== run A ==
==> flow/design.v <==
`timescale 1ns / 1ps
module SimpleCPU(clk, rst, data_fromRAM, wrEn, addr_toRAM, data_toRAM, pCounter);
parameter SIZE = 10;
input clk, rst;
input wire [31:0] data_fromRAM;
output reg wrEn;
output reg [SIZE-1:0] addr_toRAM;
output reg [31:0] data_toRAM;
output reg [SIZE-1:0] pCounter;
reg [ 3:0] opcode, opcodeNext;
reg [13:0] operand1, operand2, operand1Next, operand2Next;
reg [SIZE-1:0]   pCounterNext;
reg [31:0] num1, num2, num1Next, num2Next;
reg [ 3:0] state, stateNext;
always @(posedge clk)begin
	state    <= stateNext;
	pCounter <= pCounterNext;
	opcode   <= opcodeNext;
	operand1 <= operand1Next;
	operand2 <= operand2Next;
	num1     <= num1Next;
	num2     <= num2Next;
end
always @*begin
	stateNext    = state;
	pCounterNext = pCounter;
	opcodeNext   = opcode;
	operand1Next = operand1;
	operand2Next = operand2;
	num1Next     = num1;
	num2Next     = num2;
	addr_toRAM   = 0;
	wrEn         = 0;
	data_toRAM   = 0;
if(rst)
	begin
	stateNext    = 0;
	pCounterNext = 0;
	opcodeNext   = 0;
	operand1Next = 0;
	operand2Next = 0;
	num1Next     = 0;
	num2Next     = 0;
	addr_toRAM   = 0;
	wrEn         = 0;
	data_toRAM   = 0;
	end
else 
	case(state)                       
		0: begin											 
			pCounterNext = pCounter;
			opcodeNext   = opcode;
			operand1Next = 0;
			operand2Next = 0;
			addr_toRAM   = pCounter;
			num2Next     = 0;
			wrEn         = 0;
			data_toRAM   = 0;
			stateNext    = 1;
		end 
		1:begin                    
			pCounterNext = pCounter;
			opcodeNext   = {data_fromRAM[28], data_fromRAM[31:29]};
			operand1Next = data_fromRAM[27:14];
			operand2Next = data_fromRAM[13:0];
			addr_toRAM   = operand1Next;
			num1Next     = data_fromRAM;
			wrEn         = 0;
			data_toRAM   = 0;
			if( {data_fromRAM[28], data_fromRAM[31:29]} == 4'b0101 ) 	begin
				stateNext = 5;
				addr_toRAM = data_fromRAM[13:0];
				num1Next = operand1;
			end
			else if( {data_fromRAM[28], data_fromRAM[31:29]} == 4'b1101 ) 	begin
				stateNext = 6;
				addr_toRAM = data_fromRAM[27:14];
				num1Next = operand1;
			end
			else if(data_fromRAM[28] == 0 )  
				stateNext = 2;  
			else 
				stateNext = 3;
		end
		2: begin          
			pCounterNext = pCounter;
			opcodeNext   = opcode;
			operand1Next = operand1;
			operand2Next = operand2;
			addr_toRAM   = operand2;
			num1Next     = data_fromRAM;
			wrEn         = 0;
			data_toRAM   = operand2;
			stateNext = 3;
		end
		3: begin            
			pCounterNext = pCounter + 1;
			opcodeNext = opcode;
			operand1Next = operand1;
			operand2Next = operand2;
			addr_toRAM = operand1;
			num1Next = num1;
			wrEn = 1;
			stateNext = 0;
			case(opcode)                       
				4'b0000: data_toRAM = num1Next + data_fromRAM;  
				4'b1000: data_toRAM = data_fromRAM + operand2;  
				4'b0001: data_toRAM = ~(num1Next & data_fromRAM);  
				4'b1001: data_toRAM = ~(data_fromRAM & operand2);  
				4'b0010: begin 
					if(data_fromRAM < 32)
						data_toRAM = num1 >> data_fromRAM; 
					else
						data_toRAM = num1 << (data_fromRAM - 32); 
				end
				4'b1010: begin 
					if(operand2 < 32)
						data_toRAM = data_fromRAM >> operand2; 
					else
						data_toRAM = data_fromRAM << (operand2 - 32); 
				end
				4'b0011: data_toRAM = num1Next < data_fromRAM;  
				4'b1011: data_toRAM = data_fromRAM < operand2;  
				4'b0100: data_toRAM = data_fromRAM;  
				4'b1100: data_toRAM = operand2;  
				4'b0101: begin 
					data_toRAM = data_fromRAM;
					addr_toRAM = operand1;
					wrEn = 1;
				end
				4'b1101: begin  
					num2Next = data_fromRAM;
					addr_toRAM = num2;
					data_toRAM = data_fromRAM;
					wrEn = 1;
				end
				4'b0110: begin  
					if(data_fromRAM == 0)
						pCounterNext = num1;
					else
						pCounterNext = pCounter + 1;
					wrEn = 0;
				end
				4'b1110: begin
					pCounterNext = data_fromRAM + operand2;  
					wrEn = 0;
				end
				4'b0111: data_toRAM = num1Next * data_fromRAM;  
				4'b1111: data_toRAM = data_fromRAM * operand2;  
			endcase 
		end
		4:begin                    
			pCounterNext = pCounter + 1;
			opcodeNext   = 4'b0100;
			operand1Next = operand1;
			operand2Next = operand2;
			data_toRAM	 = num2;
			wrEn         = 1; 
			stateNext 	 = 0; 
			if(opcode == 4'b0101)
				addr_toRAM   = operand1;
			else if (opcode == 4'b1101)
				addr_toRAM   = num1 ;
		end
		5: begin      
			pCounterNext = pCounter;
			opcodeNext   = opcode;
			operand1Next = operand1;
			operand2Next = operand2;
			addr_toRAM   = data_fromRAM;
			num1Next     = data_fromRAM;
			wrEn         = 0;
			data_toRAM   = operand2;
			stateNext = 3;
		end
		6: begin      
			pCounterNext = pCounter;
			opcodeNext   = opcode;
			operand1Next = operand1;
			operand2Next = operand2;
			addr_toRAM   = data_fromRAM;
			num1Next     = data_fromRAM;
			num2Next     = data_fromRAM;
			wrEn         = 0;
			data_toRAM   = operand2;
			stateNext = 2;
		end
		default: begin
			stateNext    = 0;
			pCounterNext = 0;
			opcodeNext   = 0;
			operand1Next = 0;
			operand2Next = 0;
			num1Next     = 0;
			num2Next     = 0;
			addr_toRAM   = 0;
			wrEn         = 0;
			data_toRAM   = 0;
		end
	endcase
end
endmodule
clock: 7.64 ns
lec_check: 0
cap_margin: 10
core_margin: 2
core_utilization: 72
cts_cluster_diameter: 105
cts_cluster_size: 57
max_routing_layer: met4
place_density_lb_addon: 0.01
setup_slack_margin: 2.17
slew_margin: 20
run.sh (not shown) runs the stock make flow with config.mk's settings and CLKGATE_MAP_FILE=.
What ended run A was a tool error in 5_1_grt; the run never finished.
## Diff of input files: run B against run A
Settings: PLACE_DENSITY_LB_ADDON: 0.01 -> unset; SETUP_SLACK_MARGIN: 2.17 -> -0.95; MAX_ROUTING_LAYER: met4 -> unset; CAP_MARGIN: 10 -> 20; CTS_CLUSTER_DIAMETER: 105 -> unset; CTS_CLUSTER_SIZE: 57 -> unset; CORE_UTILIZATION: 72 -> 61; the clock period (ns, I/O delays scaled along): 7.64 -> 9.79.
### Flow results
Run A -> run B: post-cts sizing count decreased by more than half. The count of H-tree levels built during CTS of run A and that of run B are within noise of each other. Higher placed instance count was reported by run A, not run B. Run B vs. run A: row count +9.2%, post-synth net total ~0 delta. Between run A and run B, the die area is lower for run A. Run A and run B: no clean run. Run A: it failed during 5_1_grt, and the tool reported GRT-0116. Ran to the end and failed final checks on negative setup slack: run B. On run B: pre-placement core utilization is 11 points lower than what run A gave. As far as post-synthesis cell count goes, run B and run A are indistinguishable; the numbers are identical.
> inputs changed (run B -> run C)
Settings: a change of SETUP_SLACK_MARGIN from -0.95 to 3.34; an added TNS_END_PERCENT of 5; a change of the clock period (ns, I/O delays scaled along) from 9.79 to 11.5.
Notes after the runs:
- Stage in which a tool error killed run C: 5_1_grt.
- Run C and run B ended up with nearly the same H-tree depth.
- Diff run B -> run C | number of buffers inserted by post-CTS setup repair | up by more than a quarter
- Diff run C and run B: worst-case setup slack after placement lower in run B
- Run B -> run C: synthesized chip area reported by yosys delta 0, exact match
- Diff run C and run B: post-detailed-placement half-perimeter wirelength higher in run C
- Vertical extent of the die came out exactly the same in run C and run B.
- Run C vs run B: cell total after placement down in run C
- Comparing run B against run C, there is no change at all in number of enable flip-flop cells.
- Cell area after placement, run C vs run B: down by a few percent
- Run B -> run C: final RePlAce weighted congestion flat
Changes in run D relative to run C:
Settings: changing CORE_UTILIZATION from 61 to 52; removing TNS_END_PERCENT (formerly 5); removing SETUP_SLACK_MARGIN (formerly 3.34); changing the clock period (ns, I/O delays scaled along) from 11.5 to 14.0.
### Flow results
Compound-cell area share of the yosys netlist of run D is on par with run C.
Run D vs run C, worst slack at placement went up by 870 ps.
Placeable core region, run D vs run C: up by more than 10%
[run D] flow finished | final checks: failed | reasons: negative setup slack
Die height sits higher in run D than in run C.
Last weighted congestion value of the routability-driven placer ended up 0.094 lower on run D than on run C.
From run C to run D the numbers moved as follows: die width went up, site row count picked up an extra 8, die area increased by 17% relative to the old numbers.
The inputs of run E differ from those of run D as listed below.
Settings: GPL_ROUTABILITY_DRIVEN: unset -> 0; CORE_ASPECT_RATIO: unset -> 0.95; CAP_MARGIN: 20 -> 30; CTS_CLUSTER_SIZE: unset -> 93; CTS_CLUSTER_DIAMETER: unset -> 325; MAX_ROUTING_LAYER: unset -> met4; PLACE_DENSITY: unset -> 0.9; MIN_ROUTING_LAYER: unset -> met2; CELL_PAD_IN_SITES_DETAIL_PLACEMENT: unset -> 1; CORE_UTILIZATION: 52 -> 40.
Flow for run E halted at 5_1_grt, error code GRT-0116. As far as share of the yosys chip area belonging to registers goes, run D and run E are indistinguishable; the numbers are identical. Run E -> run D: number of buffers inserted during clock tree synthesis delta 0, exact match. Between run E and run D, the number of cell instances after yosys synthesis does not differ in any meaningful way. The total cell area at the placement stage of run E and that of run D are within noise of each other. Going from run D to run E, the count of standard-cell rows was found to have gone up by about 12%. Number of setup buffers added after CTS: higher on run E. [compare] base=run D new=run E: quantity of I/O buffers inserted on ports flat, die size up 24000 um2.
### run E -> run F
Settings: clearing GPL_ROUTABILITY_DRIVEN, which used to be 0; clearing MIN_ROUTING_LAYER, which used to be met2; clearing CTS_CLUSTER_DIAMETER, which used to be 325; clearing CORE_ASPECT_RATIO, which used to be 0.95; clearing PLACE_DENSITY, which used to be 0.9; clearing MAX_ROUTING_LAYER, which used to be met4; clearing CELL_PAD_IN_SITES_DETAIL_PLACEMENT, which used to be 1; swapping 40 for 66 in CORE_UTILIZATION; clearing CTS_CLUSTER_SIZE, which used to be 93; swapping 30 for 20 in CAP_MARGIN; swapping 14.0 for 12.0 in the clock period (ns, I/O delays scaled along).
[summary]
Run F: die span in x is about 24% lower than what run E reported.
Area of the core region: run E and run F compared, lower one is run F
Total placed cells including tap cells, run F vs run E: down by a few percent
Run F reports a higher number of gates resized after CTS than run E does.
| worst setup slack after placement | run F vs run E | 290 ps higher |
Seen in the log of run E: GRT-0116 during 5_1_grt, after which the run never completed.
FAIL run F @ 5_1_grt: tool exited with error
